## flow/design.v

```verilog
module top(clk, rst, start,i, socin1
  ,socin2
  ,socin3
  ,socin4,
  socout1
  ,socout2
  ,socout3
  ,socout4
  ,outReady);
  input i;
  input start;
  input clk;
  input rst;
  input socin1;
  input socin2;
  input socin3;
  input socin4;
  output socout1;
  output socout2;
  output socout3;
  output socout4;
  output outReady;
wire loadOut1
  ,loadOut2
  ,loadOut3
  ,loadOut4
  ,shft
  ,clrCount1
  ,loadDivide1
  ,loadDivide2
  ,loadMultiply
  ,divideDone1
  ,divideDone2
  ,multiplyDone
  ,ngtv
  ,loaded
  ,outDone;
  wire [1:0] sel2;
  CONTROLPATH z0 (
   loadOut1
  ,loadOut2
  ,loadOut3
  ,loadOut4
  ,shft
  ,clrCount1
  ,sel2
  ,loadDivide1
  ,loadDivide2
  ,loadMultiply
  ,divideDone1
  ,divideDone2
  ,multiplyDone
  ,ngtv
  ,loaded
  ,start
  ,clk
  ,rst
  ,outDone
);
 DATAPATH z1 (
   i
  ,clk
  ,rst
  ,socin1
  ,socin2
  ,socin3
  ,socin4
  ,shft
  ,loadOut1
  ,loadOut2
  ,loadOut3
  ,loadOut4
  ,clrCount1
  ,sel2
  ,loadDivide1
  ,loadDivide2
  ,loadMultiply
  ,socout1
  ,socout2
  ,socout3
  ,socout4
  ,divideDone1
  ,divideDone2
  ,multiplyDone
  ,outDone
  ,outReady
  ,loaded
  ,ngtv
);
endmodule
module CONTROLPATH(
   loadOut1
  ,loadOut2
  ,loadOut3
  ,loadOut4
  ,shft
  ,clrCount1
  ,sel2
  ,loadDivide1
  ,loadDivide2
  ,loadMultiply
  ,divideDone1
  ,divideDone2
  ,multiplyDone
  ,ngtv
  ,loaded
  ,start
  ,clk
  ,rst
  ,outDone
);
  input clk;
  input rst;
  input divideDone1;
  input divideDone2;
  input loaded;
  input multiplyDone;
  input ngtv;
  input start;
  input outDone;
  output reg loadOut1;
  output reg loadOut2;
  output reg loadOut3;
  output reg loadOut4;
  output reg clrCount1;
  output reg [1:0] sel2;
  output reg shft;
  output reg loadDivide1;
  output reg loadDivide2;
  output reg loadMultiply;
  reg [4:0] state;
  parameter S0=5'b00000,S1=5'b00001,S2=5'b00010,S3=5'b00011,S4=5'b00100,S5=5'b00101,S6=5'b00110,S7=5'b00111,S8=5'b01000,S9=5'b01001, S10=5'b01010,S11=5'b01011,S12=5'b01100,S13=5'b01101,S14=5'b01110,S15=5'b01111,S16=5'b10000,S17=5'b10001,S18=5'b10010,S19=5'b10011, S20=5'b10100,S21=5'b10101,S22=5'b10110,S23=5'b10111,S24=5'b11000,S25=5'b11001;
  always@(posedge clk)
    if(rst) state <= S0;
    else
    case(state)
      S0: if(start == 1) state <= S1;
      S1: state <= S2;  
      S2: if(loaded) begin if(!ngtv) state <= S3; else state <= S24; end  
      S3: state <= S4;  
      S4: if(divideDone2) state <= S5;  
      S5: state <= S6;  
      S6: if(multiplyDone) state <= S7;  
      S7: state <= S8;  
      S8: state <= S9;  
      S9: if(divideDone2) state <= S10;  
      S10: state <= S11;  
      S11: if(multiplyDone) state <= S12;  
      S12: state <= S13;  
      S13: state <= S14;  
      S14: if(divideDone2) state <= S15;  
      S15: state <= S16;  
      S16: if(multiplyDone) state <= S17;  
      S17: state <= S18;  
      S18: state <= S19;  
      S19: if(divideDone2) state <= S20;  
      S20: state <= S21;  
      S21: if(multiplyDone) state <= S22;  
      S22: state <= S23;  
      S23: if(outDone) state <= S0;
      S24: state <= S25;  
      S25: if(divideDone1) state <= S3;
  default: state <= S0;
    endcase
  always@(*)
    begin
      clrCount1    = (state==S1);
      loadDivide2  = (state==S3)|(state==S8)|(state==S13)|(state==S18);
      loadMultiply = (state==S5)|(state==S10)|(state==S15)|(state==S20);
      loadOut1     = (state==S7);
      loadOut2     = (state==S12);
      loadOut3     = (state==S17);
      loadOut4     = (state==S22);
      shft         = (state==S23);
      loadDivide1  = (state==S24);
      if(state>=S8 && state<=S12) sel2 = 2'd1;
      else if(state>=S13 && state<=S17) sel2 = 2'd2;
      else if(state>=S18 && state<=S23) sel2 = 2'd3;
      else sel2 = 2'd0;
    end
endmodule
module DATAPATH(
   i
  ,clk
  ,rst
  ,socin1
  ,socin2
  ,socin3
  ,socin4
  ,shft
  ,loadOut1
  ,loadOut2
  ,loadOut3
  ,loadOut4
  ,clrCount1
  ,sel2
  ,loadDivide1
  ,loadDivide2
  ,loadMultiply
  ,socout1
  ,socout2
  ,socout3
  ,socout4
  ,divideDone1
  ,divideDone2
  ,multiplyDone
  ,outDone
  ,outReady
  ,loaded
  ,ngtv
);
  input i;
  input clk;
  input rst;
  input socin1;
  input socin2;
  input socin3;
  input socin4;
  input loadOut1;
  input loadOut2;
  input loadOut3;
  input loadOut4;
  input shft;
  input clrCount1;
  input loadMultiply;
  input loadDivide1;
  input loadDivide2;
  input [1:0] sel2;
  output socout1;
  output ngtv;
  output loaded;
  output socout2;
  output socout3;
  output socout4;
  output divideDone1;
  output divideDone2;
  output outDone;
  output outReady;
  output multiplyDone;
  wire ld1;
  wire ld2;
  wire [12:0] current;
  wire [9:0] soc1;
  wire [9:0] soc2;
  wire [9:0] soc3;
  wire [9:0] soc4;
  wire [3:0] count;
  wire [10:0] soc_1;
  wire [10:0] soc_2;
  wire [10:0] soc_3;
  wire [10:0] soc_4;
  wire [43:0] mux_out;
  wire [12:0] sum_out;
  wire [25:0] multiplyOut;
  wire outDone1;
  wire outDone2;
  wire outDone3;
  wire outDone4;
  wire outReady1;
  wire outReady2;
  wire outReady3;
  wire outReady4;
  assign outReady = outReady1&outReady2&outReady3&outReady4;
  assign outDone  = outDone1&outDone2&outDone3&outDone4;
  assign loaded = !ld1;
  wire sel;
  assign sel = current[12];
  assign ngtv = current[12];
  wire [12:0] divideOut;
  wire [12:0] divideIn;
  wire divideDone11;
  wire divideDone12;
  wire divideDone13;
  wire divideDone14;
  wire s1;
  wire s2;
  wire s3;
  wire s4;
  wire [10:0] soc_11;
  wire [10:0] soc_22;
  wire [10:0] soc_33;
  wire [10:0] soc_44;
  assign s1 = |{1'b0,soc1};
  assign s2 = |{1'b0,soc2};
  assign s3 = |{1'b0,soc3};
  assign s4 = |{1'b0,soc4};
  assign divideDone1 = divideDone11&divideDone12&divideDone13&divideDone14;
  SIPO13     S1(current,i,clk,ld1);
  SIPO10     S2(soc1,socin1,clk,ld2);
  SIPO10     S3(soc2,socin2,clk,ld2);
  SIPO10     S4(soc3,socin3,clk,ld2);
  SIPO10     S5(soc4,socin4,clk,ld2);
  COUNTER1   A1(count,clk,clrCount1,rst);
  COMPARATOR C1(count,ld1,ld2);
  DIVIDER1    A2(soc_1,divideDone11,10'd1,soc1,loadDivide1,clk);
  DIVIDER1    A3(soc_2,divideDone12,10'd1,soc2,loadDivide1,clk);
  DIVIDER1    A4(soc_3,divideDone13,10'd1,soc3,loadDivide1,clk);
  DIVIDER1    A5(soc_4,divideDone14,10'd1,soc4,loadDivide1,clk);
  DIVIDER2    A6(divideIn,sum_out,divideOut,loadDivide2,clk,divideDone2);
  MUX1       M1({1'b0,soc1},{1'b0,soc2},{1'b0,soc3},{1'b0,soc4},soc_11,soc_22,soc_33,soc_44,mux_out,sel);
  MUX2       M2(mux_out[43:33],mux_out[32:22],mux_out[21:11],mux_out[10:0],divideIn[10:0],sel2);
  assign divideIn[12:11] = 2'b00;
  MUX3       M3(11'b0,soc_1,s1,soc_11);
  MUX3       M4(11'b0,soc_2,s2,soc_22);
  MUX3       M5(11'b0,soc_3,s3,soc_33);
  MUX3       M6(11'b0,soc_4,s4,soc_44);
  ADDER      W1(mux_out[43:33],mux_out[32:22],mux_out[21:11],mux_out[10:0],sum_out);
  BOOTH      B1(current,{1'b0,divideOut[12:1]},multiplyOut,loadMultiply,clk,multiplyDone);
  PISO       P1(multiplyOut[23:11],socout1,clk,rst,loadOut1,outDone1,outReady1,shft);
  PISO       P2(multiplyOut[23:11],socout2,clk,rst,loadOut2,outDone2,outReady2,shft);
  PISO       P3(multiplyOut[23:11],socout3,clk,rst,loadOut3,outDone3,outReady3,shft);
  PISO       P4(multiplyOut[23:11],socout4,clk,rst,loadOut4,outDone4,outReady4,shft);
endmodule
module SIPO13(d_out,d_in,clk,en);
  input d_in,clk,en;
  output [12:0] d_out;
  reg [12:0] out;
  assign d_out = out;
  always@(posedge clk)
    if(en)
    begin
      out[12] <= d_in;
      out[11:0] <= out[12:1];
    end
endmodule
module SIPO10(d_out,d_in,clk,en);  
  input d_in,clk,en;
  output [9:0] d_out;
  reg [9:0] out;
  assign d_out = out;
  always@(posedge clk)
    if(en)
    begin
      out[9] <= d_in;
      out[8:0] <= out[9:1];
    end
endmodule
module COUNTER1(d_out,clk,clr,rst);
  input clk,clr,rst;
  output reg [3:0] d_out;
  always@(posedge clk)
    begin
      if(rst)
        d_out <= 13;
      else if(clr)
        d_out <= 0;
      else if(d_out < 13)
        d_out <= d_out + 1;
    end
endmodule
module COMPARATOR(din,ld1,ld2);
  input [3:0] din;
  output ld1,ld2;
  assign ld1 = din<13;
  assign ld2 = din<10;
endmodule
module DIVIDER1(d_out,divideDone,numerator,denominator,load,clk);
  input [9:0] numerator,denominator;
  input load,clk;
  output divideDone;
  output [10:0] d_out;  
  reg [3:0] count;  
  reg [10:0] A;  
  reg [10:0] Q; 
  reg [9:0] M;  
  wire [10:0]AM;
  assign AM = A-M;
  assign d_out = Q;
  assign divideDone = (count==10);
  always@(posedge clk)
    begin
      if(load==1)
        begin
          count <= 0;
          A <= {1'b0,numerator};
          M <= denominator;
          Q <= 0;
        end
      else if(count < 11)
        begin
          count <= count +1 ;
          if(A<M)
            begin 
             Q <= Q << 1;
             A <= A << 1;
            end
          else
            begin
              Q <= {Q[9:0],1'b1};
              A <= {AM[9:0],1'b0};
            end
        end
    end
endmodule
module DIVIDER2(numerator,denominator,d_out,load,clk,divideDone);
  input [12:0] numerator,denominator;
  input load,clk;
  output [12:0] d_out;
  output divideDone;
  reg [12:0] Q;
  reg[13:0] A;
  reg [12:0] M;
  reg [3:0] count;
  wire [13:0] AM;
  assign AM = A-M;
  assign d_out = Q;
  assign divideDone = (count==13);
  always@(posedge clk)
    begin
      if(load)
        begin
          count <= 0;
          Q <= 0;
          M <= denominator;
          A <= {1'b0,numerator};
        end
      else if(count < 13)
        begin
          count <= count+1;
          if(A < M)
            begin
              Q <= Q << 1;
              A <= A << 1;
            end
          else 
            begin
              A <= {AM[12:0],1'b0};
              Q <= {Q[12:0],1'b1};
            end
         end
    end
endmodule
module ADDER(in1,in2,in3,in4,out);
  input [10:0] in1;
  input [10:0] in2;
  input [10:0] in3;
  input [10:0] in4;
  output reg [12:0] out;
  always@(*)
    out = {2'b00,in1}+{2'b00,in2}+{2'b00,in3}+{2'b00,in4};
endmodule
module MUX1(in1,in2,in3,in4,in5,in6,in7,in8,out,sel);
  input [10:0] in1;
  input [10:0] in2;
  input [10:0] in3;
  input [10:0] in4;
  input [10:0] in5;
  input [10:0] in6;
  input [10:0] in7;
  input [10:0] in8;
  input sel;
  output reg [43:0] out;
  always@(*)
    out = sel ? {in5,in6,in7,in8}:{in1,in2,in3,in4};
endmodule
module MUX2(in1,in2,in3,in4,out,sel);
  input [10:0] in1;
  input [10:0] in2;
  input [10:0] in3;
  input [10:0] in4;
  input [1:0] sel;
  output reg [10:0] out;
  always@(*)
    case(sel)
      2'b00: out[10:0] = in1[10:0];
      2'b01: out[10:0] = in2[10:0];
      2'b10: out[10:0] = in3[10:0];
      2'b11: out[10:0] = in4[10:0];
    endcase
endmodule
module MUX3(in1,in2,sel,out);
  input [10:0] in1;
  input [10:0] in2;
  input sel;
  output reg [10:0] out;
  always@(*)
    out = sel ? in2:in1;
endmodule
module BOOTH(in1,in2,out,load,clk,done);
  input [12:0] in1,in2;
  input clk,load;
  output [25:0] out;
  output done;
  reg [12:0] A;
  reg [12:0] Q;
  reg [12:0] M;
  wire [13:0] AM1;
  wire [13:0] AM2;
  assign AM1 = {A[12],A}+{M[12],M};
  assign AM2 = {A[12],A}-{M[12],M};
  assign out = {A,Q};
  reg [3:0] count;
  reg Q_1;
  assign done = (count==13);
  always@(posedge clk)
    begin
      if(load)
        begin
          count <= 0;
          A <= 0;
          M <= in1;
          Q <= in2;
          Q_1 <= 0;
        end
      else if(count < 13)
        begin
          count <= count + 1;
          if(in2 == 4096)
            begin
            A<= 0;
          	Q <= in1;
            end
          else if({Q[0],Q_1} == 2'b00 | {Q[0],Q_1} == 2'b11)
             begin
               A <= {A[12],A[12:1]};
               Q <= {A[0],Q[12:1]};
               Q_1 <= Q[0];
             end
          else if({Q[0],Q_1} == 2'b01)
            begin
              A <= AM1[13:1];
              Q <= {AM1[0],Q[12:1]};
              Q_1 <= Q[0];
            end
          else
            begin
              A <= AM2[13:1];
              Q <= {AM2[0],Q[12:1]};
              Q_1 <= Q[0];
            end
        end 
    end
endmodule
module PISO(d_in,d_out,clk,rst,load,done,ready,shft);
  input [12:0] d_in;
  input clk;
  input rst;
  input load;
  input shft;
  output d_out;
  output done;
  output ready;
  reg [12:0] out;
  reg [4:0] count;
  assign d_out = out[0];
  assign done = count==13;
  assign ready = !done;
  always@(posedge clk)
    begin
      if(rst)
        count <= 13;
      else if(load)
        begin
          out <= d_in;
          count <= 1;
        end
      else if(count < 13 & shft)
        begin
        count <= count+1;
          out <= out >>1;
        end
    end
endmodule
```

## flow/run.sh

```bash
#!/bin/bash
# the make line also repeats each setting of config.mk as NAME=value (left out here)
make -C /OpenROAD-flow-scripts/flow DESIGN_CONFIG=/design/flow/config.mk WORK_HOME=/design/flow/orfs CLKGATE_MAP_FILE= finish
```

## flow/config.mk

```make
export PLATFORM = sky130hd
export DESIGN_NAME = top
export DESIGN_NICKNAME = top
export VERILOG_FILES = /design/flow/design.v
export SDC_FILE = /design/flow/constraint.sdc
export NUM_CORES = 4
export LEC_CHECK = 0
export ABC_AREA = 0
export CAP_MARGIN = 15
export CORE_ASPECT_RATIO = 0.64
export CORE_MARGIN = 2
export CORE_UTILIZATION = 72
export CTS_CLUSTER_SIZE = 72
export HOLD_SLACK_MARGIN = -0.0
export PLACE_DENSITY = 0.4
export SLEW_MARGIN = 20
```

## flow/constraint.sdc

```tcl
create_clock -name core_clock -period 3.99 [get_ports {clk}]
set_input_delay 0.7980 -clock core_clock [delete_from_list [all_inputs] [get_ports {clk}]]
set_output_delay 0.7980 -clock core_clock [all_outputs]
set_load 0.01 [all_outputs]
```

==> GITHUB_STEP_SUMMARY, run 1 <==
### Yosys + OpenROAD results

| Metric | Value |
|---|---|
| Result of the run | `complete, but fails checks` |
| Checks that blocked a clean result | `negative setup slack` |
| Number of maximum-capacitance constraint violations | `0` |
| # placed instances | `2437` |
| Min-Delay Path Class | `reg -> reg` |
| Via count of the first global-routing pass | `15.3k` |
| Delay of the slowest cell on the worst path | `0.48 ns` |
| Tool warnings | `57` |
| Register share of total power | `29.3%` |
| Arrival time at the worst endpoint | `4.77 ns` |
| Core Rows | `49` |
| WP data required | `4.28 ns` |
| RSZ-0062 raised after global routing | `yes` |
| Syn Nets | `2175` |
| Placeable core area | `28000 sq um` |
| Maximum vdd drop | `1010 uV` |
| Startpoint type of the worst setup path | `flip-flop` |
| Top cells by area | `sky130_fd_sc_hd__edfxtp_1 (29%), sky130_fd_sc_hd__dfxtp_1 (19%), sky130_fd_sc_hd__ha_1 (7.7%)` |
| Floorplan Utilization | `72.8%` |
| Largest area contributor in the netlist | `sky130_fd_sc_hd__edfxtp_1` |
| Clock tree root buffer cell | `sky130_fd_sc_hd__clkbuf_16` |
| Worst R2R Path Depth | `18` |
| Proportion of power drawn by the clock network | `15.0%` |
| Drt first-iter violations | `1781` |
| Portion of the post-synthesis area used by sequential elements | `47.6%` |
| Global-route congestion overflow total | `0` |
| Flip-flops with a built-in enable | `194` |
| Global-route wire length before repair | `79700 um` |
| Overall Power | `0.0228 W` |
| Worst reg2reg setup slack | `-0.49 ns` |
| Die span in y | `139 um` |
| Mapped Avg Cell Area | `10.1 sq um` |
| CTS tree | `built` |
| Critical-path cell list | `nor4_4 -> a31oi_4 -> a22oi_2 -> inv_1 -> ha_1 -> a21o_1 -> a21oi_2 -> nand2b_4 -> a21oi_2 -> o41a_1 -> a311oi_2 -> xor2_1 -> fa_2 -> inv_2 -> ha_4 -> nand2_1 -> o211ai_1 -> o31a_1` |
| Clock Sink Count | `387` |
| Yosys stat cell total | `2021` |
| Die Width | `214 um` |
| Distinct cell type count after synthesis | `85` |
| Worst slew pin tran | `1.02 ns` |
| Clock network latency to the later pin of the worst-skew pair | `0.54 ns` |
| Aggregate negative setup slack | `-2.15 ns` |
| Dominant power group | `combinational cells` |
| Total track usage | `33.4%` |
| Non-filler cells, final | `2515` |
| Adder and majority cell fraction of the synthesized area | `9.71%` |
| Maximum number of pins on one net before global-route repair | `69` |
| Leakage | `9.27 nW` |
| Number of buffers inserted during clock tree synthesis | `36` |
| Number of H-tree levels | `2` |
| Cell internal pwr | `0.0133 W` |
| Most instantiated library cell after synthesis | `sky130_fd_sc_hd__nand2_1` |
| Worst clock skew on the final layout | `0.0152 ns` |
| Startpoint of the worst-slack reg-to-reg timing path | `z1.S2.out[9]` |
| Hold buffer count at CTS | `0` |
| Top flip-flop cell by instance count after synthesis | `sky130_fd_sc_hd__edfxtp_1` |
| Combinational power | `0.0127 W` |
| Yosys Chip Area | `20400 sq um` |
| Number of max-slew violations in the final report | `0` |
| Tally of buffers added on design ports | `12` |
| Number of remaining DRC errors | `0` |
| Share of the clock period used by the worst path | `112%` |
| Total wire length after detailed routing | `49800 um` |
| Clk power | `0.00342 W` |
| Routability congestion estimate from global placement | `0.925` |
| Cell count after synthesis | `2021` |
| Kind of capture point of the worst setup path | `flip-flop` |
| Min cycle time layout | `4.48 ns` |
| Fillers | `1663` |
| Number of buffers and inverters on the critical path | `2` |
| Hold Crit Depth | `2` |
| Power per cell area | `990 nW/um^2` |
| Ports placed on the boundary | `13` |
| Net switching component of the power | `0.00948 W` |
| Worst reg2reg endpoint | `z1.A6.M[12]` |
| Via-per-instance ratio | `6.36` |
| Number of antenna violations at the first check in global routing | `1` |
| Number of nets in the finished design | `2259` |
| Register clock-pin slew on the reported worst setup and hold paths | `0.07 ns` |
| Critical Path Most Common Cell | `sky130_fd_sc_hd__a21oi_2` |
| Largest combinational cell category by area | `AND-OR/OR-AND gates` |
| Xor/xnor share | `3.14%` |
| Share of power burned in combinational logic | `55.7%` |
| Warnings, synthesis | `12` |
| Mux share | `4.54%` |
| Slowest library cell on the worst path | `sky130_fd_sc_hd__fa_2` |
| Critical Path Fanout Max | `4` |
| Layout area overhead | `13.1%` |
| Remaining antenna violation count | `0` |
| Async SR Flop Fraction | `0%` |
| Top-area cell share | `28.6%` |
| Most numerous cell types in the synthesized netlist | `sky130_fd_sc_hd__nand2_1 (202), sky130_fd_sc_hd__edfxtp_1 (194), sky130_fd_sc_hd__dfxtp_1 (193)` |
| Share of total power consumed by net switching | `41.6%` |
| Final Worst Setup Slack | `-0.495 ns` |
| Final hold slack | `0.446 ns` |
| Number of hold-slack violations in the final timing report | `0` |
| Antenna diodes | `0` |
| Compound Share, Synth | `16.2%` |
| Wire length per cell after detailed routing | `19.8 um` |
| Crit path capture | `z1.A6.M[12]` |
| Pre-Repair DR Iteration Count | `6` |
| Total die area | `29700 sq um` |
| Worst Min Path Start | `z1.A3.Q[10]` |
| Routed via count | `16.0k` |
| Worst slew margin relative to its limit | `31.6%` |
| Total half-perimeter wirelength after legalization and detailed placement | `34100 um` |
| Highest clock frequency the design can meet | `223 MHz` |
| Final number of setup-violating endpoints | `6` |
| Path length in cells of the critical path | `18` |
| Power in sequential cells | `0.00668 W` |
| Register bit count reported by yosys | `387` |
| Mapped Area | `20400 sq um` |
| CP startpoint | `z1.S2.out[9]` |
| Dpl ws | `-0.622 ns` |
| Kind of cell adding the most delay to the critical path | `AND-OR/OR-AND gates` |
| Maximum buffer depth of the clock tree | `3` |
| Hold Path End | `z1.A3.Q[10]` |
| Basic-gate share of the synthesized area counting and, or, nand and nor cells | `14.2%` |
| Critical path type | `reg -> reg` |
[repair_timing]
action / in CTS / in global routing
setup buffers: 3 / 8
gates resized: 27 / 28
pin swaps: 14 / 27
endpoints found under the setup margin: 8 / 8
gates cloned: 0 / 0
[through the flow]
stage / instance area (sq um) / utilization, %
after CTS: 22800 / 81.6
final: 23000 / 82.4
after detailed placement: 21500 / 76.9
after global routing: 23000 / 82.4
after floorplan: 20500 / -
after global placement: 21500 / 76.9
[routing by layer]
layer,vias to the layer above,wire length (um),part of all wire (%),GRT usage [%]
met5,-,63,0.13,1.59
met4,4,916,1.8,8.26
met3,81,4870,9.8,6.86
met2,706,21600,43,49.4
met1,7736,22400,45,50.3
li1,7471,-,-,-
[layout make-up]
class                   instances  area, sq um  share of cell area, %
clock buffers                  42          965                   4.19
clock inverters                24          195                  0.848
inverters                     156          588                   2.55
multi-input cells            1396        10100                   43.9
flip-flops and latches        387         9690                   42.1
well taps                     382          478                   2.08
repair buffers                128         1000                   4.35
==> inputs of run 2 (changes only) <==
ABC_AREA = 1   (was 0)
CAP_MARGIN = 20   (was 15)
CELL_PAD_IN_SITES_DETAIL_PLACEMENT = 1   (was default)
CELL_PAD_IN_SITES_GLOBAL_PLACEMENT = 1   (was default)
CORE_ASPECT_RATIO = default   (was 0.64)
CORE_MARGIN = 5   (was 2)
CORE_UTILIZATION = 18   (was 72)
CTS_CLUSTER_DIAMETER = 355   (was default)
CTS_CLUSTER_SIZE = 19   (was 72)
HOLD_SLACK_MARGIN = 0.24   (was -0.0)
MAX_ROUTING_LAYER = met4   (was default)
PLACE_DENSITY = default   (was 0.4)
SLEW_MARGIN = 5   (was 20)
clock period = 2.83 ns   (was 3.99 ns; I/O delays follow)
==> GITHUB_STEP_SUMMARY, run 2 <==
### Yosys + OpenROAD results

| Metric | Value |
|---|---|
| Share of total power consumed by net switching | `43.3% (was 41.6%)` |
| Maximum number of pins on one net before global-route repair | `48 (was 69)` |
| Worst slew margin relative to its limit | `41.4% (was 31.6%)` |
| Xor/xnor share | `1.95% (was 3.14%)` |
| Number of nets in the finished design | `2978 (was 2259)` |
| Register bit count reported by yosys | `387 (unchanged)` |
| Antenna diodes | `0 (unchanged)` |
| Critical Path Most Common Cell | `sky130_fd_sc_hd__nand2_2 (was sky130_fd_sc_hd__a21oi_2)` |
| Clock Sink Count | `387 (unchanged)` |
| Result of the run | `complete, but fails checks (unchanged)` |
| Wire length per cell after detailed routing | `13.8 um (was 19.8 um)` |
| Most instantiated library cell after synthesis | `sky130_fd_sc_hd__nand2_1 (unchanged)` |
| # placed instances | `4283 (was 2437)` |
| Fillers | `14.0k (was 1663)` |
| Highest clock frequency the design can meet | `250 MHz (was 223 MHz)` |
| Routability congestion estimate from global placement | `0.852 (was 0.925)` |
| Largest combinational cell category by area | `simple AND/OR/NAND/NOR gates (was AND-OR/OR-AND gates)` |
| Dominant power group | `combinational cells (unchanged)` |
| Share of the clock period used by the worst path | `142% (was 112%)` |
| Kind of capture point of the worst setup path | `flip-flop (unchanged)` |
| Critical-path cell list | `nor2_2 -> nand4_1 -> nor2_4 -> inv_4 -> nand3_4 -> o21ai_4 -> ha_4 -> a21oi_4 -> nand2_2 -> nand2_2 -> nand2_2 -> a21oi_4 -> buf_6 -> xor2_2 -> fa_1 -> inv_2 -> ha_4 -> nand2_4 -> nor2_4 -> nor4_4 -> nor2_1 -> nor2_1 -> xor2_1 (was nor4_4 -> a31oi_4 -> a22oi_2 -> inv_1 -> ha_1 -> a21o_1 -> a21oi_2 -> nand2b_4 -> a21oi_2 -> o41a_1 -> a311oi_2 -> xor2_1 -> fa_2 -> inv_2 -> ha_4 -> nand2_1 -> o211ai_1 -> o31a_1)` |
| Routed via count | `17.8k (was 16.0k)` |
| Adder and majority cell fraction of the synthesized area | `9.37% (was 9.71%)` |
| Most numerous cell types in the synthesized netlist | `sky130_fd_sc_hd__nand2_1 (608), sky130_fd_sc_hd__inv_1 (343), sky130_fd_sc_hd__nor2_1 (238) (was sky130_fd_sc_hd__nand2_1 (202), sky130_fd_sc_hd__edfxtp_1 (194), sky130_fd_sc_hd__dfxtp_1 (193))` |
| Min-Delay Path Class | `reg -> reg (unchanged)` |
| Number of remaining DRC errors | `0 (unchanged)` |
| Largest area contributor in the netlist | `sky130_fd_sc_hd__edfxtp_1 (unchanged)` |
| Aggregate negative setup slack | `-10.02 ns (was -2.15 ns)` |
| Mapped Avg Cell Area | `8.07 sq um (was 10.1 sq um)` |
| Min cycle time layout | `4.01 ns (was 4.48 ns)` |
| Clock network latency to the later pin of the worst-skew pair | `0.58 ns (was 0.54 ns)` |
| Tally of buffers added on design ports | `12 (unchanged)` |
| Total area of sequential cells | `9690 sq um (about the same)` |
| Yosys Chip Area | `21100 sq um (was 20400 sq um)` |
| Placement Cell Area | `24700 sq um (was 21500 sq um)` |
| Number of max-slew violations in the final report | `0 (unchanged)` |
| Path length in cells of the critical path | `23 (was 18)` |
| Worst slew pin tran | `0.879 ns (was 1.02 ns)` |
| Hold buffer count at CTS | `0 (unchanged)` |
| Top cells by area | `sky130_fd_sc_hd__edfxtp_1 (28%), sky130_fd_sc_hd__dfxtp_1 (18%), sky130_fd_sc_hd__nand2_1 (11%) (was sky130_fd_sc_hd__edfxtp_1 (29%), sky130_fd_sc_hd__dfxtp_1 (19%), sky130_fd_sc_hd__ha_1 (7.7%))` |
| Combinational power | `0.0203 W (was 0.0127 W)` |
| Number of maximum-capacitance constraint violations | `0 (unchanged)` |
| Yosys stat cell total | `2613 (was 2021)` |
| Maximum buffer depth of the clock tree | `3 (unchanged)` |
| Non-filler cells, final | `4365 (was 2515)` |
| Via-per-instance ratio | `4.08 (was 6.36)` |
| Logic area | `10200 sq um (was 10100 sq um)` |
| Critical path type | `reg -> reg (unchanged)` |
| Final number of setup-violating endpoints | `11 (was 6)` |
| Number of buffers inserted during clock tree synthesis | `24 (was 36)` |
| Startpoint type of the worst setup path | `flip-flop (unchanged)` |
| Total track usage | `9.73% (was 33.4%)` |
| Global-route wire length before repair | `98800 um (was 79700 um)` |
| Basic-gate share of the synthesized area counting and, or, nand and nor cells | `21.8% (was 14.2%)` |
| Flip-flops with a built-in enable | `194 (unchanged)` |
| Core Rows | `125 (was 49)` |
| Die Width | `352 um (was 214 um)` |
| Top-area cell share | `27.6% (was 28.6%)` |
| Clk power | `0.00367 W (was 0.00342 W)` |
| Top flip-flop cell by instance count after synthesis | `sky130_fd_sc_hd__edfxtp_1 (unchanged)` |
| Distinct cell type count after synthesis | `50 (was 85)` |
| Warnings, synthesis | `12 (unchanged)` |
| Slowest library cell on the worst path | `sky130_fd_sc_hd__fa_1 (was sky130_fd_sc_hd__fa_2)` |
| Crit path capture | `z1.A6.M[9] (was z1.A6.M[12])` |
| Total die area | `124000 sq um (was 29700 sq um)` |
| WP data required | `3.17 ns (was 4.28 ns)` |
| Cell internal pwr | `0.0187 W (was 0.0133 W)` |
| Mux share | `0% (was 4.54%)` |
| Proportion of power drawn by the clock network | `11.2% (was 15.0%)` |
| Delay of the slowest cell on the worst path | `0.55 ns (was 0.48 ns)` |
| Tool warnings | `55 (was 57)` |
| Worst clock skew on the final layout | `0.0351 ns (was 0.0152 ns)` |
| Floorplan Utilization | `18.1% (was 72.8%)` |
| Kind of cell adding the most delay to the critical path | `simple AND/OR/NAND/NOR gates (was AND-OR/OR-AND gates)` |
| Net switching component of the power | `0.0142 W (was 0.00948 W)` |
| Mapped Area | `21100 sq um (was 20400 sq um)` |
| Register share of total power | `27.2% (was 29.3%)` |
| CTS tree | `built (unchanged)` |
| Compound Share, Synth | `12.8% (was 16.2%)` |
| Layout area overhead | `23.2% (was 13.1%)` |
| CP startpoint | `z1.S2.out[0] (was z1.S2.out[9])` |
| Worst Min Path Start | `z1.S1.out[0] (was z1.A3.Q[10])` |
| Remaining antenna violation count | `0 (unchanged)` |
| Final Worst Setup Slack | `-1.18 ns (was -0.495 ns)` |
| Clock tree root buffer cell | `sky130_fd_sc_hd__clkbuf_16 (unchanged)` |
| Ports placed on the boundary | `13 (unchanged)` |
| Power in sequential cells | `0.00895 W (was 0.00668 W)` |
| Number of hold-slack violations in the final timing report | `0 (unchanged)` |
| Number of antenna violations at the first check in global routing | `0 (was 1)` |
| Startpoint of the worst-slack reg-to-reg timing path | `z1.S2.out[0] (was z1.S2.out[9])` |
| Hold Path End | `z1.B1.M[0] (was z1.A3.Q[10])` |
| Register clock-pin slew on the reported worst setup and hold paths | `0.10 ns (was 0.07 ns)` |
| Pre-Repair DR Iteration Count | `5 (was 6)` |
| Die span in y | `352 um (was 139 um)` |
| Portion of the post-synthesis area used by sequential elements | `45.9% (was 47.6%)` |
| Placeable core area | `116000 sq um (was 28000 sq um)` |
| Share of power burned in combinational logic | `61.7% (was 55.7%)` |
| Cell count after synthesis | `2613 (was 2021)` |
| Async SR Flop Fraction | `0% (unchanged)` |
| Total wire length after detailed routing | `60400 um (was 49800 um)` |
| Global-route congestion overflow total | `0 (unchanged)` |
| Syn Nets | `2767 (was 2175)` |
| Drt first-iter violations | `802 (was 1781)` |
| Arrival time at the worst endpoint | `4.34 ns (was 4.77 ns)` |
| Number of buffers and inverters on the critical path | `3 (was 2)` |
| Non-Filler Cell Area, Final | `26000 sq um (was 23000 sq um)` |
| Via count of the first global-routing pass | `18.6k (was 15.3k)` |
| Worst R2R Path Depth | `23 (was 18)` |
| Number of H-tree levels | `1 (was 2)` |
| Power per cell area | `1270 nW/um^2 (was 990 nW/um^2)` |
| Leakage | `11.5 nW (was 9.27 nW)` |
| Critical Path Fanout Max | `7 (was 4)` |
| Worst reg2reg endpoint | `z1.A6.M[9] (was z1.A6.M[12])` |
| Total half-perimeter wirelength after legalization and detailed placement | `45100 um (was 34100 um)` |
| RSZ-0062 raised after global routing | `yes (unchanged)` |
| Worst reg2reg setup slack | `-1.18 ns (was -0.49 ns)` |
| Hold Crit Depth | `0 (was 2)` |
| Checks that blocked a clean result | `negative setup slack (unchanged)` |
| Maximum vdd drop | `903 uV (was 1010 uV)` |
run 2: stage by stage:
stage	total power, W	worst slack [ns]	hold slack (ns)	utilization, %
finish	0.0329	-1.18	0.430	22.3
detailed placement	0.0272	-1.29	0.413	21.2
global route	0.0360	-1.44	0.442	22.3
CTS	0.0321	-1.11	0.434	22.1
global placement	0.0268	-1.19	0.404	21.2
floorplan	0.0208	-0.967	0.400	-
run 2: timing repair:
action | CTS | global route
pin swaps | 38 | 33
endpoints found under the hold margin | 0 | 0
gates resized | 34 | 45
setup buffers | 28 | 15
endpoints found under the setup margin | 12 | 13
run 2: final cells by class:
class                   count  area share (%)
well taps                1524            7.33
flip-flops and latches    387            37.3
multi-input cells        1784            39.3
inverters                 354            5.14
repair buffers            273            8.24
clock inverters             2           0.125
clock buffers              41            2.56
run 2: metal layers:
layer	track usage, %	vias up	wire [um]
met4	1.71	0	925
li1	-	9047	-
met2	16.1	134	28000
met3	1.09	48	1410
met1	13.0	8586	30100
met5	-	-	0
==> inputs of run 3 (changes only) <==
ABC_AREA = 0   (was 1)
CAP_MARGIN = 15   (was 20)
CELL_PAD_IN_SITES_DETAIL_PLACEMENT = default   (was 1)
CELL_PAD_IN_SITES_GLOBAL_PLACEMENT = default   (was 1)
CORE_ASPECT_RATIO = 0.64   (was default)
CORE_MARGIN = 2   (was 5)
CORE_UTILIZATION = 72   (was 18)
CTS_CLUSTER_DIAMETER = default   (was 355)
CTS_CLUSTER_SIZE = 12   (was 19)
HOLD_SLACK_MARGIN = -0.0   (was 0.24)
MAX_ROUTING_LAYER = default   (was met4)
PLACE_DENSITY_LB_ADDON = 0.26   (was default)
SLEW_MARGIN = 20   (was 5)
clock period = 4.32 ns   (was 2.83 ns; I/O delays follow)
==> GITHUB_STEP_SUMMARY, run 3 <==
### Yosys + OpenROAD results

| Metric | Value |
|---|---|
| Cell internal pwr | `0.0119 W (was 0.0187 W)` |
| Dpl ws | `-0.294 ns (was -1.29 ns)` |
| Remaining antenna violation count | `0 (unchanged)` |
| Clock Sink Count | `387 (unchanged)` |
| Register bit count reported by yosys | `387 (unchanged)` |
| Die Width | `214 um (was 352 um)` |
| Clock tree root buffer cell | `sky130_fd_sc_hd__clkbuf_16 (unchanged)` |
| Distinct cell type count after synthesis | `85 (was 50)` |
| Dominant power group | `combinational cells (unchanged)` |
| Worst R2R Path Depth | `18 (was 23)` |
| Tool warnings | `55 (unchanged)` |
| Largest combinational cell category by area | `AND-OR/OR-AND gates (was simple AND/OR/NAND/NOR gates)` |
| Highest clock frequency the design can meet | `219 MHz (was 250 MHz)` |
| Result of the run | `complete, but fails checks (unchanged)` |
| Hold Crit Depth | `0 (unchanged)` |
| Proportion of power drawn by the clock network | `15.2% (was 11.2%)` |
| Number of max-slew violations in the final report | `0 (unchanged)` |
| Critical path type | `reg -> reg (unchanged)` |
| Total half-perimeter wirelength after legalization and detailed placement | `34800 um (was 45100 um)` |
| Share of power burned in combinational logic | `54.5% (was 61.7%)` |
| Worst clock skew on the final layout | `0.0298 ns (was 0.0351 ns)` |
| Flip-flops with a built-in enable | `194 (unchanged)` |
| Top-area cell share | `28.6% (was 27.6%)` |
| Critical Path Fanout Max | `4 (was 7)` |
| Clock network latency to the later pin of the worst-skew pair | `0.55 ns (was 0.58 ns)` |
| Number of nets in the finished design | `2232 (was 2978)` |
| Floorplan Utilization | `72.8% (was 18.1%)` |
| Adder and majority cell fraction of the synthesized area | `9.71% (was 9.37%)` |
| Via count of the first global-routing pass | `15.5k (was 18.6k)` |
| Power in sequential cells | `0.00621 W (was 0.00895 W)` |
| Worst Min Path Start | `z1.S1.out[0] (unchanged)` |
| Die span in y | `139 um (was 352 um)` |
| Total wire length after detailed routing | `51200 um (was 60400 um)` |
| Kind of cell adding the most delay to the critical path | `AND-OR/OR-AND gates (was simple AND/OR/NAND/NOR gates)` |
| Global-route wire length before repair | `81700 um (was 98800 um)` |
| Overall Power | `0.0206 W (was 0.0329 W)` |
| Placement Cell Area | `21300 sq um (was 24700 sq um)` |
| Arrival time at the worst endpoint | `4.86 ns (was 4.34 ns)` |
| Critical Path Most Common Cell | `sky130_fd_sc_hd__xor2_1 (was sky130_fd_sc_hd__nand2_2)` |
| Number of buffers inserted during clock tree synthesis | `38 (was 24)` |
| Most numerous cell types in the synthesized netlist | `sky130_fd_sc_hd__nand2_1 (202), sky130_fd_sc_hd__edfxtp_1 (194), sky130_fd_sc_hd__dfxtp_1 (193) (was sky130_fd_sc_hd__nand2_1 (608), sky130_fd_sc_hd__inv_1 (343), sky130_fd_sc_hd__nor2_1 (238))` |
| Yosys stat cell total | `2021 (was 2613)` |
| Number of buffers and inverters on the critical path | `2 (was 3)` |
| WP data required | `4.61 ns (was 3.17 ns)` |
| Final Worst Setup Slack | `-0.248 ns (was -1.18 ns)` |
| Worst reg2reg setup slack | `-0.25 ns (was -1.18 ns)` |
| RSZ-0062 raised after global routing | `yes (unchanged)` |
| Combinational power | `0.0112 W (was 0.0203 W)` |
| Critical-path cell list | `nor4_4 -> a31oi_4 -> a22oi_2 -> inv_1 -> ha_1 -> a21o_1 -> a21oi_2 -> nand2b_4 -> a21oi_4 -> o41a_1 -> a311oi_2 -> xor2_1 -> fa_1 -> inv_2 -> ha_4 -> nand2_2 -> o211ai_1 -> xor2_1 (was nor2_2 -> nand4_1 -> nor2_4 -> inv_4 -> nand3_4 -> o21ai_4 -> ha_4 -> a21oi_4 -> nand2_2 -> nand2_2 -> nand2_2 -> a21oi_4 -> buf_6 -> xor2_2 -> fa_1 -> inv_2 -> ha_4 -> nand2_4 -> nor2_4 -> nor4_4 -> nor2_1 -> nor2_1 -> xor2_1)` |
| Fillers | `1615 (was 14.0k)` |
| Min-Delay Path Class | `reg -> reg (unchanged)` |
| Startpoint type of the worst setup path | `flip-flop (unchanged)` |
| Min cycle time layout | `4.57 ns (was 4.01 ns)` |
| Via-per-instance ratio | `6.50 (was 4.08)` |
| CTS tree | `built (unchanged)` |
| Xor/xnor share | `3.14% (was 1.95%)` |
| Number of H-tree levels | `2 (was 1)` |
| CP startpoint | `z1.S2.out[5] (was z1.S2.out[0])` |
| Clk power | `0.00313 W (was 0.00367 W)` |
| Kind of capture point of the worst setup path | `flip-flop (unchanged)` |
| Worst slew pin tran | `1.06 ns (was 0.879 ns)` |
| Cell count after synthesis | `2021 (was 2613)` |
| Top cells by area | `sky130_fd_sc_hd__edfxtp_1 (29%), sky130_fd_sc_hd__dfxtp_1 (19%), sky130_fd_sc_hd__ha_1 (7.7%) (was sky130_fd_sc_hd__edfxtp_1 (28%), sky130_fd_sc_hd__dfxtp_1 (18%), sky130_fd_sc_hd__nand2_1 (11%))` |
| Routed via count | `16.2k (was 17.8k)` |
| Wire length per cell after detailed routing | `20.6 um (was 13.8 um)` |
| Final number of setup-violating endpoints | `5 (was 11)` |
| Largest area contributor in the netlist | `sky130_fd_sc_hd__edfxtp_1 (unchanged)` |
| Mux share | `4.54% (was 0%)` |
| Number of antenna violations at the first check in global routing | `1 (was 0)` |
| Path length in cells of the critical path | `18 (was 23)` |
| Non-Filler Cell Area, Final | `22700 sq um (was 26000 sq um)` |
| Warnings, synthesis | `12 (unchanged)` |
| Crit path capture | `z1.A6.M[10] (was z1.A6.M[9])` |
| Placeable core area | `28000 sq um (was 116000 sq um)` |
| Maximum vdd drop | `714 uV (was 903 uV)` |
| Number of remaining DRC errors | `0 (unchanged)` |
| Startpoint of the worst-slack reg-to-reg timing path | `z1.S2.out[5] (was z1.S2.out[0])` |
| Net switching component of the power | `0.00865 W (was 0.0142 W)` |
| Mapped Area | `20400 sq um (was 21100 sq um)` |
| Routability congestion estimate from global placement | `0.943 (was 0.852)` |
| Delay of the slowest cell on the worst path | `0.52 ns (was 0.55 ns)` |
| Mapped Avg Cell Area | `10.1 sq um (was 8.07 sq um)` |
| Slowest library cell on the worst path | `sky130_fd_sc_hd__fa_1 (unchanged)` |
| Worst slew margin relative to its limit | `29.3% (was 41.4%)` |
| Layout area overhead | `11.6% (was 23.2%)` |
| Worst reg2reg endpoint | `z1.A6.M[10] (was z1.A6.M[9])` |
| Hold Path End | `z1.B1.M[0] (unchanged)` |
| Syn Nets | `2175 (was 2767)` |
| Most instantiated library cell after synthesis | `sky130_fd_sc_hd__nand2_1 (unchanged)` |
| Top flip-flop cell by instance count after synthesis | `sky130_fd_sc_hd__edfxtp_1 (unchanged)` |
| Share of the clock period used by the worst path | `106% (was 142%)` |
| Drt first-iter violations | `1855 (was 802)` |
| Global-route congestion overflow total | `0 (unchanged)` |
| Async SR Flop Fraction | `0% (unchanged)` |
| Total track usage | `34.3% (was 9.73%)` |
| Tally of buffers added on design ports | `12 (unchanged)` |
| Antenna diodes | `0 (unchanged)` |
| Total die area | `29700 sq um (was 124000 sq um)` |
| Power per cell area | `905 nW/um^2 (was 1270 nW/um^2)` |
| Maximum number of pins on one net before global-route repair | `69 (was 48)` |
| Register share of total power | `30.2% (was 27.2%)` |
| Basic-gate share of the synthesized area counting and, or, nand and nor cells | `14.2% (was 21.8%)` |
| Share of total power consumed by net switching | `42.1% (was 43.3%)` |
| Portion of the post-synthesis area used by sequential elements | `47.6% (was 45.9%)` |
| Ports placed on the boundary | `13 (unchanged)` |
| Core Rows | `49 (was 125)` |
| Leakage | `9.10 nW (was 11.5 nW)` |
| Number of maximum-capacitance constraint violations | `0 (unchanged)` |
| Maximum buffer depth of the clock tree | `3 (unchanged)` |
| Compound Share, Synth | `16.2% (was 12.8%)` |
| Register clock-pin slew on the reported worst setup and hold paths | `0.06 ns (was 0.10 ns)` |
| Yosys Chip Area | `20400 sq um (was 21100 sq um)` |
| Pre-Repair DR Iteration Count | `5 (unchanged)` |
| Number of hold-slack violations in the final timing report | `0 (unchanged)` |
| Checks that blocked a clean result | `negative setup slack (unchanged)` |
run 3: routing by layer:
metal,GRT usage [%],vias to the layer above,wire length (um)
met5,0,-,0
met4,7.82,0,799
met3,7.11,81,5400
met2,51.9,820,22500
met1,51.1,7869,22500
li1,-,7415,-
run 3: area by class of cell:
class                   instances  area [sq um]  share of cell area (%)
clock buffers                  67          1100                    4.85
clock inverters                 3          33.8                   0.149
inverters                     156           586                    2.58
multi-input cells            1396         10000                    44.2
flip-flops and latches        387          9690                    42.7
well taps                     382           478                    2.10
repair buffers                 99           777                    3.42
run 3: timing repair:
item	in CTS	in global routing
setup buffers	3	4
cloned	0	0
hold buffers	0	0
gates resized	28	20
pin swaps	12	26
endpoints found under the setup margin	5	6
run 3: stage by stage:
stage	cells	util [%]	TNS (ns)	hold WS [ns]
3_3_place_gp	2412	76.1	-0.576	0.401
6_report	2490	81.2	-0.802	0.429
4_1_cts	2485	80.8	-0.479	0.430
3_5_place_dp	2412	76.1	-0.908	0.416
2_1_floorplan	2021	-	-0.00258	0.400
5_1_grt	2490	81.2	-1.52	0.436
==> inputs of run 4 (changes only) <==
ABC_AREA = 1   (was 0)
CAP_MARGIN = 20   (was 15)
CELL_PAD_IN_SITES_GLOBAL_PLACEMENT = 2   (was default)
CORE_ASPECT_RATIO = 0.73   (was 0.64)
CORE_UTILIZATION = 48   (was 72)
CTS_CLUSTER_DIAMETER = 381   (was default)
CTS_CLUSTER_SIZE = default   (was 12)
GPL_ROUTABILITY_DRIVEN = 0   (was default)
GPL_TIMING_DRIVEN = 0   (was default)
HOLD_SLACK_MARGIN = default   (was -0.0)
PLACE_DENSITY = 0.6   (was default)
PLACE_DENSITY_LB_ADDON = default   (was 0.26)
SETUP_SLACK_MARGIN = 0.07   (was default)
clock period = 5.0 ns   (was 4.32 ns; I/O delays follow)
==> GITHUB_STEP_SUMMARY, run 4 <==
### Yosys + OpenROAD results

| Metric | Value |
|---|---|
| Delay of the slowest cell on the worst path | `0.68 ns (was 0.52 ns)` |
| Ports placed on the boundary | `13 (unchanged)` |
| Top-area cell share | `27.6% (was 28.6%)` |
| Basic-gate share of the synthesized area counting and, or, nand and nor cells | `21.8% (was 14.2%)` |
| Worst slew pin tran | `1.00 ns (was 1.06 ns)` |
| WP data required | `5.28 ns (was 4.61 ns)` |
| Worst reg2reg endpoint | `z1.A6.M[11] (was z1.A6.M[10])` |
| Xor/xnor share | `1.95% (was 3.14%)` |
| Critical Path Fanout Max | `10 (was 4)` |
| Startpoint of the worst-slack reg-to-reg timing path | `z1.S1.out[12] (was z1.S2.out[5])` |
| Share of power burned in combinational logic | `50.5% (was 54.5%)` |
| Startpoint type of the worst setup path | `flip-flop (unchanged)` |
| Most instantiated library cell after synthesis | `sky130_fd_sc_hd__nand2_1 (unchanged)` |
| Pre-Repair DR Iteration Count | `6 (was 5)` |
| Yosys stat cell total | `2613 (was 2021)` |
| Register bit count reported by yosys | `387 (unchanged)` |
| Clk power | `0.00311 W (was 0.00313 W)` |
| Total track usage | `25.4% (was 34.3%)` |
| Leakage | `10.7 nW (was 9.10 nW)` |
| Maximum number of pins on one net before global-route repair | `29 (was 69)` |
| Final hold slack | `0.423 ns (was 0.429 ns)` |
| Register clock-pin slew on the reported worst setup and hold paths | `0.06 ns (about the same)` |
| Fillers | `4089 (was 1615)` |
| CP startpoint | `z1.S1.out[12] (was z1.S2.out[5])` |
| Worst reg2reg setup slack | `0.29 ns (was -0.25 ns)` |
| Mapped Area | `21100 sq um (was 20400 sq um)` |
| Maximum vdd drop | `469 uV (was 714 uV)` |
| Share of total power consumed by net switching | `44.4% (was 42.1%)` |
| Number of hold-slack violations in the final timing report | `0 (unchanged)` |
| Total half-perimeter wirelength after legalization and detailed placement | `43300 um (was 34800 um)` |
| Non-Filler Cell Area, Final | `23600 sq um (was 22700 sq um)` |
| Number of antenna violations at the first check in global routing | `0 (was 1)` |
| Top flip-flop cell by instance count after synthesis | `sky130_fd_sc_hd__edfxtp_1 (unchanged)` |
| Adder and majority cell fraction of the synthesized area | `9.37% (was 9.71%)` |
| Critical path type | `reg -> reg (unchanged)` |
| Number of remaining DRC errors | `0 (unchanged)` |
| Floorplan Utilization | `48.8% (was 72.8%)` |
| Worst slew margin relative to its limit | `33.4% (was 29.3%)` |
| Cell count after synthesis | `2613 (was 2021)` |
| Number of max-slew violations in the final report | `0 (unchanged)` |
| Number of buffers inserted during clock tree synthesis | `42 (was 38)` |
| Worst R2R Path Depth | `17 (was 18)` |
| Slowest library cell on the worst path | `sky130_fd_sc_hd__o21ai_0 (was sky130_fd_sc_hd__fa_1)` |
| RSZ-0062 raised after global routing | `no (was yes)` |
| Worst clock skew on the final layout | `0.0208 ns (was 0.0298 ns)` |
| Register share of total power | `30.8% (was 30.2%)` |
| Dominant power group | `combinational cells (unchanged)` |
| Die Width | `249 um (was 214 um)` |
| Overall Power | `0.0167 W (was 0.0206 W)` |
| Power in sequential cells | `0.00516 W (was 0.00621 W)` |
| Core Rows | `65 (was 49)` |
| Tally of buffers added on design ports | `11 (was 12)` |
| Number of H-tree levels | `2 (unchanged)` |
| Distinct cell type count after synthesis | `50 (was 85)` |
| Maximum buffer depth of the clock tree | `3 (unchanged)` |
| Warnings, synthesis | `12 (unchanged)` |
| Compound Share, Synth | `12.8% (was 16.2%)` |
| Yosys Chip Area | `21100 sq um (was 20400 sq um)` |
| Routed via count | `17.8k (was 16.2k)` |
| Portion of the post-synthesis area used by sequential elements | `45.9% (was 47.6%)` |
| Via count of the first global-routing pass | `16.4k (was 15.5k)` |
| Clock tree root buffer cell | `sky130_fd_sc_hd__clkbuf_16 (unchanged)` |
| Most numerous cell types in the synthesized netlist | `sky130_fd_sc_hd__nand2_1 (608), sky130_fd_sc_hd__inv_1 (343), sky130_fd_sc_hd__nor2_1 (238) (was sky130_fd_sc_hd__nand2_1 (202), sky130_fd_sc_hd__edfxtp_1 (194), sky130_fd_sc_hd__dfxtp_1 (193))` |
| Placement Cell Area | `22000 sq um (was 21300 sq um)` |
| Async SR Flop Fraction | `0% (unchanged)` |
| Net switching component of the power | `0.00742 W (was 0.00865 W)` |
| Top cells by area | `sky130_fd_sc_hd__edfxtp_1 (28%), sky130_fd_sc_hd__dfxtp_1 (18%), sky130_fd_sc_hd__nand2_1 (11%) (was sky130_fd_sc_hd__edfxtp_1 (29%), sky130_fd_sc_hd__dfxtp_1 (19%), sky130_fd_sc_hd__ha_1 (7.7%))` |
| CTS tree | `built (unchanged)` |
| Combinational power | `0.00845 W (was 0.0112 W)` |
| Power per cell area | `709 nW/um^2 (was 905 nW/um^2)` |
| Dpl ws | `-0.507 ns (was -0.294 ns)` |
| Critical-path cell list | `buf_4 -> buf_4 -> nand2_1 -> o21ai_0 -> ha_1 -> nand2_1 -> nor2_1 -> o31ai_1 -> nand3_1 -> xor2_1 -> fa_1 -> ha_1 -> inv_1 -> nor3_2 -> nand2_1 -> o2111ai_2 -> xor2_1 (was nor4_4 -> a31oi_4 -> a22oi_2 -> inv_1 -> ha_1 -> a21o_1 -> a21oi_2 -> nand2b_4 -> a21oi_4 -> o41a_1 -> a311oi_2 -> xor2_1 -> fa_1 -> inv_2 -> ha_4 -> nand2_2 -> o211ai_1 -> xor2_1)` |
| Mapped Avg Cell Area | `8.07 sq um (was 10.1 sq um)` |
| Result of the run | `timing/DRC/antenna clean (was complete, but fails checks)` |
| Largest combinational cell category by area | `simple AND/OR/NAND/NOR gates (was AND-OR/OR-AND gates)` |
| Mux share | `0% (was 4.54%)` |
| Flip-flops with a built-in enable | `194 (unchanged)` |
| Min-Delay Path Class | `reg -> reg (unchanged)` |
| Critical Path Most Common Cell | `sky130_fd_sc_hd__nand2_1 (was sky130_fd_sc_hd__xor2_1)` |
| Cell internal pwr | `0.00930 W (was 0.0119 W)` |
| Proportion of power drawn by the clock network | `18.6% (was 15.2%)` |
| Number of buffers and inverters on the critical path | `3 (was 2)` |
| Drt first-iter violations | `1469 (was 1855)` |
| Kind of capture point of the worst setup path | `flip-flop (unchanged)` |
| Clock Sink Count | `387 (unchanged)` |
| Die span in y | `183 um (was 139 um)` |
| Final number of setup-violating endpoints | `0 (was 5)` |
| Share of the clock period used by the worst path | `94.3% (was 106%)` |
| Highest clock frequency the design can meet | `212 MHz (was 219 MHz)` |
| Arrival time at the worst endpoint | `5.00 ns (was 4.86 ns)` |
| Total die area | `45700 sq um (was 29700 sq um)` |
| Final Core Density | `54.5% (was 81.2%)` |
| Global-route wire length before repair | `91800 um (was 81700 um)` |
| Layout area overhead | `11.7% (was 11.6%)` |
| Number of nets in the finished design | `2835 (was 2232)` |
| Largest area contributor in the netlist | `sky130_fd_sc_hd__edfxtp_1 (unchanged)` |
| Hold Path End | `z0.state[13] (was z1.B1.M[0])` |
| Wire length per cell after detailed routing | `17.6 um (was 20.6 um)` |
| Via-per-instance ratio | `5.41 (was 6.50)` |
| Syn Nets | `2767 (was 2175)` |
| Antenna diodes | `0 (unchanged)` |
| Global-route congestion overflow total | `0 (unchanged)` |
| Path length in cells of the critical path | `17 (was 18)` |
| Tool warnings | `54 (was 55)` |
| Remaining antenna violation count | `0 (unchanged)` |
| Placeable core area | `43300 sq um (was 28000 sq um)` |
| Kind of cell adding the most delay to the critical path | `adder cells (was AND-OR/OR-AND gates)` |
| Total wire length after detailed routing | `57900 um (was 51200 um)` |
| Hold Crit Depth | `2 (was 0)` |
| Final Worst Setup Slack | `0.285 ns (was -0.248 ns)` |
| Crit path capture | `z1.A6.M[11] (was z1.A6.M[10])` |
| Clock network latency to the later pin of the worst-skew pair | `0.56 ns (was 0.55 ns)` |
| Worst Min Path Start | `z0.state[0] (was z1.S1.out[0])` |
| Min cycle time layout | `4.71 ns (was 4.57 ns)` |
| Number of maximum-capacitance constraint violations | `0 (unchanged)` |
## run 4: layout make-up
| cell class | count | area [sq um] | share of cell area (%) |
|---|---|---|---|
| Timing Repair Buffer | 24 | 240 | 1.02 |
| Inverter | 354 | 1330 | 5.66 |
| Clock buffer | 57 | 1180 | 5.01 |
| Clock inverter | 21 | 176 | 0.748 |
| Tap cell | 569 | 712 | 3.02 |
| Sequential cell | 387 | 9690 | 41.1 |
| Buffer | 88 | 427 | 1.81 |
| Multi-Input combinational cell | 1784 | 9810 | 41.6 |
## run 4: metrics by stage
stage	TNS [ns]	instances
after floorplan	0	2613
after global placement	-16.25	3193
after detailed placement	-2.07	3195
after CTS	0	3273
after global routing	0	3284
final	0	3284
## run 4: routing by layer
layer  vias to the layer above  global-route usage [%]  wire (um)
met5                         -                       0          0
met3                        56                    5.99       4810
met2                       520                    34.0      21800
li1                       8805                       -          -
met4                         0                    4.24        690
met1                      8376                    41.0      30600
## run 4: repair_timing
action | in CTS | in global routing
endpoints found under the setup margin | 6 | 6
gates resized | 17 | 24
hold buffers | 0 | 0
pin swaps | 0 | 6
buffers inserted | 0 | 11
==> inputs of run 5 (changes only) <==
CELL_PAD_IN_SITES_GLOBAL_PLACEMENT = default   (was 2)
CORE_ASPECT_RATIO = default   (was 0.73)
CORE_UTILIZATION = 72   (was 48)
CTS_CLUSTER_DIAMETER = default   (was 381)
CTS_CLUSTER_SIZE = 13   (was default)
GPL_ROUTABILITY_DRIVEN = default   (was 0)
GPL_TIMING_DRIVEN = default   (was 0)
HOLD_SLACK_MARGIN = 0.3   (was default)
PLACE_DENSITY = default   (was 0.6)
PLACE_DENSITY_LB_ADDON = 0.2   (was default)
SETUP_SLACK_MARGIN = default   (was 0.07)
clock period = 2.79 ns   (was 5.0 ns; I/O delays follow)
==> GITHUB_STEP_SUMMARY, run 5 <==
### Yosys + OpenROAD results

| Metric | Value |
|---|---|
| Result of the run | `complete, but fails checks (was timing/DRC/antenna clean)` |
| Checks that blocked a clean result | `negative setup slack` |
| Maximum vdd drop | `1490 uV (was 469 uV)` |
| Crit path capture | `z1.A6.M[11] (unchanged)` |
| Total die area | `30700 sq um (was 45700 sq um)` |
| Yosys stat cell total | `2613 (unchanged)` |
| Syn Nets | `2767 (unchanged)` |
| Highest routed layer | `met4 (unchanged)` |
| Warnings, synthesis | `12 (unchanged)` |
| Final Worst Setup Slack | `-1.32 ns (was 0.285 ns)` |
| Highest clock frequency the design can meet | `243 MHz (was 212 MHz)` |
| Kind of capture point of the worst setup path | `flip-flop (unchanged)` |
| Kind of cell adding the most delay to the critical path | `adder cells (unchanged)` |
| Power in sequential cells | `0.00917 W (was 0.00516 W)` |
| Clock Sink Count | `387 (unchanged)` |
| Die span in y | `175 um (was 183 um)` |
| Startpoint of the worst-slack reg-to-reg timing path | `z1.S1.out[12] (unchanged)` |
| Final hold slack | `0.417 ns (was 0.423 ns)` |
| Most numerous cell types in the synthesized netlist | `sky130_fd_sc_hd__nand2_1 (608), sky130_fd_sc_hd__inv_1 (343), sky130_fd_sc_hd__nor2_1 (238) (unchanged)` |
| Path length in cells of the critical path | `16 (was 17)` |
| # placed instances | `3130 (was 3195)` |
| Number of remaining DRC errors | `0 (unchanged)` |
| Cell internal pwr | `0.0209 W (was 0.00930 W)` |
| DR WL met2 | `30400 um (was 21800 um)` |
| Global-route wire length before repair | `95900 um (was 91800 um)` |
| Final number of setup-violating endpoints | `12 (was 0)` |
| DRT met1 WL | `22600 um (was 30600 um)` |
| Clk power | `0.00528 W (was 0.00311 W)` |
| Layout area overhead | `19.2% (was 11.7%)` |
| Die Width | `175 um (was 249 um)` |
| Remaining antenna violation count | `0 (unchanged)` |
| Ports placed on the boundary | `13 (unchanged)` |
| Min-Delay Path Class | `reg -> reg (unchanged)` |
| Total track usage | `38.7% (was 25.4%)` |
| RSZ-0062 raised after global routing | `yes (was no)` |
| Routability congestion estimate from global placement | `0.923` |
| Tool warnings | `55 (was 54)` |
| Basic-gate share of the synthesized area counting and, or, nand and nor cells | `21.8% (unchanged)` |
| Number of buffers and inverters on the critical path | `2 (was 3)` |
| Via count of the first global-routing pass | `19.7k (was 16.4k)` |
| CTS tree | `built (unchanged)` |
| Top-area cell share | `27.6% (unchanged)` |
| Largest area contributor in the netlist | `sky130_fd_sc_hd__edfxtp_1 (unchanged)` |
| Aggregate negative setup slack | `-11.83 ns (was 0 ns)` |
| Leakage | `11.7 nW (was 10.7 nW)` |
| Critical-path cell list | `buf_4 -> nand2_1 -> o21ai_0 -> ha_2 -> nand2_1 -> nor2_1 -> o31ai_1 -> nand3_1 -> xor2_1 -> fa_1 -> ha_4 -> inv_1 -> nor3_4 -> nand2_1 -> o2111ai_2 -> xor2_1 (was buf_4 -> buf_4 -> nand2_1 -> o21ai_0 -> ha_1 -> nand2_1 -> nor2_1 -> o31ai_1 -> nand3_1 -> xor2_1 -> fa_1 -> ha_1 -> inv_1 -> nor3_2 -> nand2_1 -> o2111ai_2 -> xor2_1)` |
| Share of the clock period used by the worst path | `147% (was 94.3%)` |
| Arrival time at the worst endpoint | `4.48 ns (was 5.00 ns)` |
| Mapped Avg Cell Area | `8.07 sq um (unchanged)` |
| Worst reg2reg endpoint | `z1.A6.M[11] (unchanged)` |
| Mapped Area | `21100 sq um (unchanged)` |
| Final Core Density | `87.4% (was 54.5%)` |
| Power per cell area | `1460 nW/um^2 (was 709 nW/um^2)` |
| Distinct cell type count after synthesis | `50 (unchanged)` |
| Number of max-slew violations in the final report | `0 (unchanged)` |
| Mux share | `0% (unchanged)` |
| Share of power burned in combinational logic | `60.6% (was 50.5%)` |
| Antenna diodes | `0 (unchanged)` |
| Worst reg2reg setup slack | `-1.32 ns (was 0.29 ns)` |
| Worst R2R Path Depth | `16 (was 17)` |
| Critical Path Most Common Cell | `sky130_fd_sc_hd__nand2_1 (unchanged)` |
| Routed via count | `19.7k (was 17.8k)` |
| Number of hold-slack violations in the final timing report | `0 (unchanged)` |
| Pre-Repair DR Iteration Count | `8 (was 6)` |
| Critical path type | `reg -> reg (unchanged)` |
| Hold Path End | `z1.B1.M[0] (was z0.state[13])` |
| Clock tree root buffer cell | `sky130_fd_sc_hd__clkbuf_16 (unchanged)` |
| Maximum number of pins on one net before global-route repair | `62 (was 29)` |
| Net switching component of the power | `0.0158 W (was 0.00742 W)` |
| Xor/xnor share | `1.95% (unchanged)` |
| Slowest library cell on the worst path | `sky130_fd_sc_hd__fa_1 (was sky130_fd_sc_hd__o21ai_0)` |
| Met3 routed wirelength | `4440 um (was 4810 um)` |
| Number of H-tree levels | `2 (unchanged)` |
| Delay of the slowest cell on the worst path | `0.50 ns (was 0.68 ns)` |
| Dominant power group | `combinational cells (unchanged)` |
| Maximum buffer depth of the clock tree | `3 (unchanged)` |
| Register share of total power | `25.0% (was 30.8%)` |
| Worst Min Path Start | `z1.S1.out[0] (was z0.state[0])` |
| Share of total power consumed by net switching | `42.9% (was 44.4%)` |
| Register clock-pin slew on the reported worst setup and hold paths | `0.06 ns (about the same)` |
| Most instantiated library cell after synthesis | `sky130_fd_sc_hd__nand2_1 (unchanged)` |
| Top cells by area | `sky130_fd_sc_hd__edfxtp_1 (28%), sky130_fd_sc_hd__dfxtp_1 (18%), sky130_fd_sc_hd__nand2_1 (11%) (unchanged)` |
| Largest combinational cell category by area | `simple AND/OR/NAND/NOR gates (unchanged)` |
| Combinational power | `0.0223 W (was 0.00845 W)` |
| Clock network latency to the later pin of the worst-skew pair | `0.55 ns (was 0.56 ns)` |
| Number of nets in the finished design | `2983 (was 2835)` |
| Worst clock skew on the final layout | `0.0243 ns (was 0.0208 ns)` |
| Adder and majority cell fraction of the synthesized area | `9.37% (unchanged)` |
| Wire length per cell after detailed routing | `18.8 um (was 17.6 um)` |
| Min cycle time layout | `4.11 ns (was 4.71 ns)` |
| Hold Crit Depth | `0 (was 2)` |
| Yosys Chip Area | `21100 sq um (unchanged)` |
| Hold buffer count at CTS | `0 (unchanged)` |
| Core Rows | `62 (was 65)` |
| Non-Filler Cell Area, Final | `25100 sq um (was 23600 sq um)` |
| Global-route congestion overflow total | `0 (unchanged)` |
| Compound Share, Synth | `12.8% (unchanged)` |
| Startpoint type of the worst setup path | `flip-flop (unchanged)` |
| Critical Path Fanout Max | `15 (was 10)` |
| Cell count after synthesis | `2613 (unchanged)` |
| Drt first-iter violations | `2374 (was 1469)` |
| Flip-flops with a built-in enable | `194 (unchanged)` |
| Portion of the post-synthesis area used by sequential elements | `45.9% (unchanged)` |
| Number of antenna violations at the first check in global routing | `0 (unchanged)` |
| Total half-perimeter wirelength after legalization and detailed placement | `40100 um (was 43300 um)` |
| Tally of buffers added on design ports | `12 (was 11)` |
| Async SR Flop Fraction | `0% (unchanged)` |
| Via-per-instance ratio | `6.08 (was 5.41)` |
| Register bit count reported by yosys | `387 (unchanged)` |
| Worst slew pin tran | `0.871 ns (was 1.00 ns)` |
| Proportion of power drawn by the clock network | `14.4% (was 18.6%)` |
| Worst slew margin relative to its limit | `41.9% (was 33.4%)` |
| Number of maximum-capacitance constraint violations | `0 (unchanged)` |
| WP data required | `3.16 ns (was 5.28 ns)` |
| CP startpoint | `z1.S1.out[12] (unchanged)` |
| Non-filler cells, final | `3244 (was 3284)` |
| Total wire length after detailed routing | `60800 um (was 57900 um)` |
| Top flip-flop cell by instance count after synthesis | `sky130_fd_sc_hd__edfxtp_1 (unchanged)` |
| Placement Cell Area | `23100 sq um (was 22000 sq um)` |
| Placeable core area | `28800 sq um (was 43300 sq um)` |
| Number of buffers inserted during clock tree synthesis | `39 (was 42)` |
| Floorplan Utilization | `73.3% (was 48.8%)` |
[run 5: layout make-up]
type                            instances  area, sq um
Tap cell                              384          480
Inverter                              354         1330
Timing Repair Buffer                  263         2070
Clock inverter                         13          183
Fill cell                            1442         3640
Multi-Input combinational cell       1784        10300
Clock buffer                           59         1100
Sequential cell                       387         9690
[run 5: per-layer routing]
| metal | vias up | GRT usage [%] |
|---|---|---|
| met5 | - | 0 |
| met4 | 0 | 18.3 |
| met3 | 299 | 4.50 |
| met2 | 1132 | 70.5 |
| met1 | 9208 | 45.3 |
| li1 | 9095 | - |
[run 5: repair_timing]
action                     CTS  global route
pin swaps                   47            30
setup endpoints to repair   13            13
gates resized               45            41
buffers inserted            28            16
[run 5: metrics by stage]
step | worst slack [ns] | power (W)
2_1_floorplan | -1.01 | 0.0211
6_report | -1.32 | 0.0367
3_5_place_dp | -1.24 | 0.0272
5_1_grt | -1.56 | 0.0389
3_3_place_gp | -1.17 | 0.0262
4_1_cts | -1.14 | 0.0341
No activity file was given, so power comes from the tool's default toggle rates.
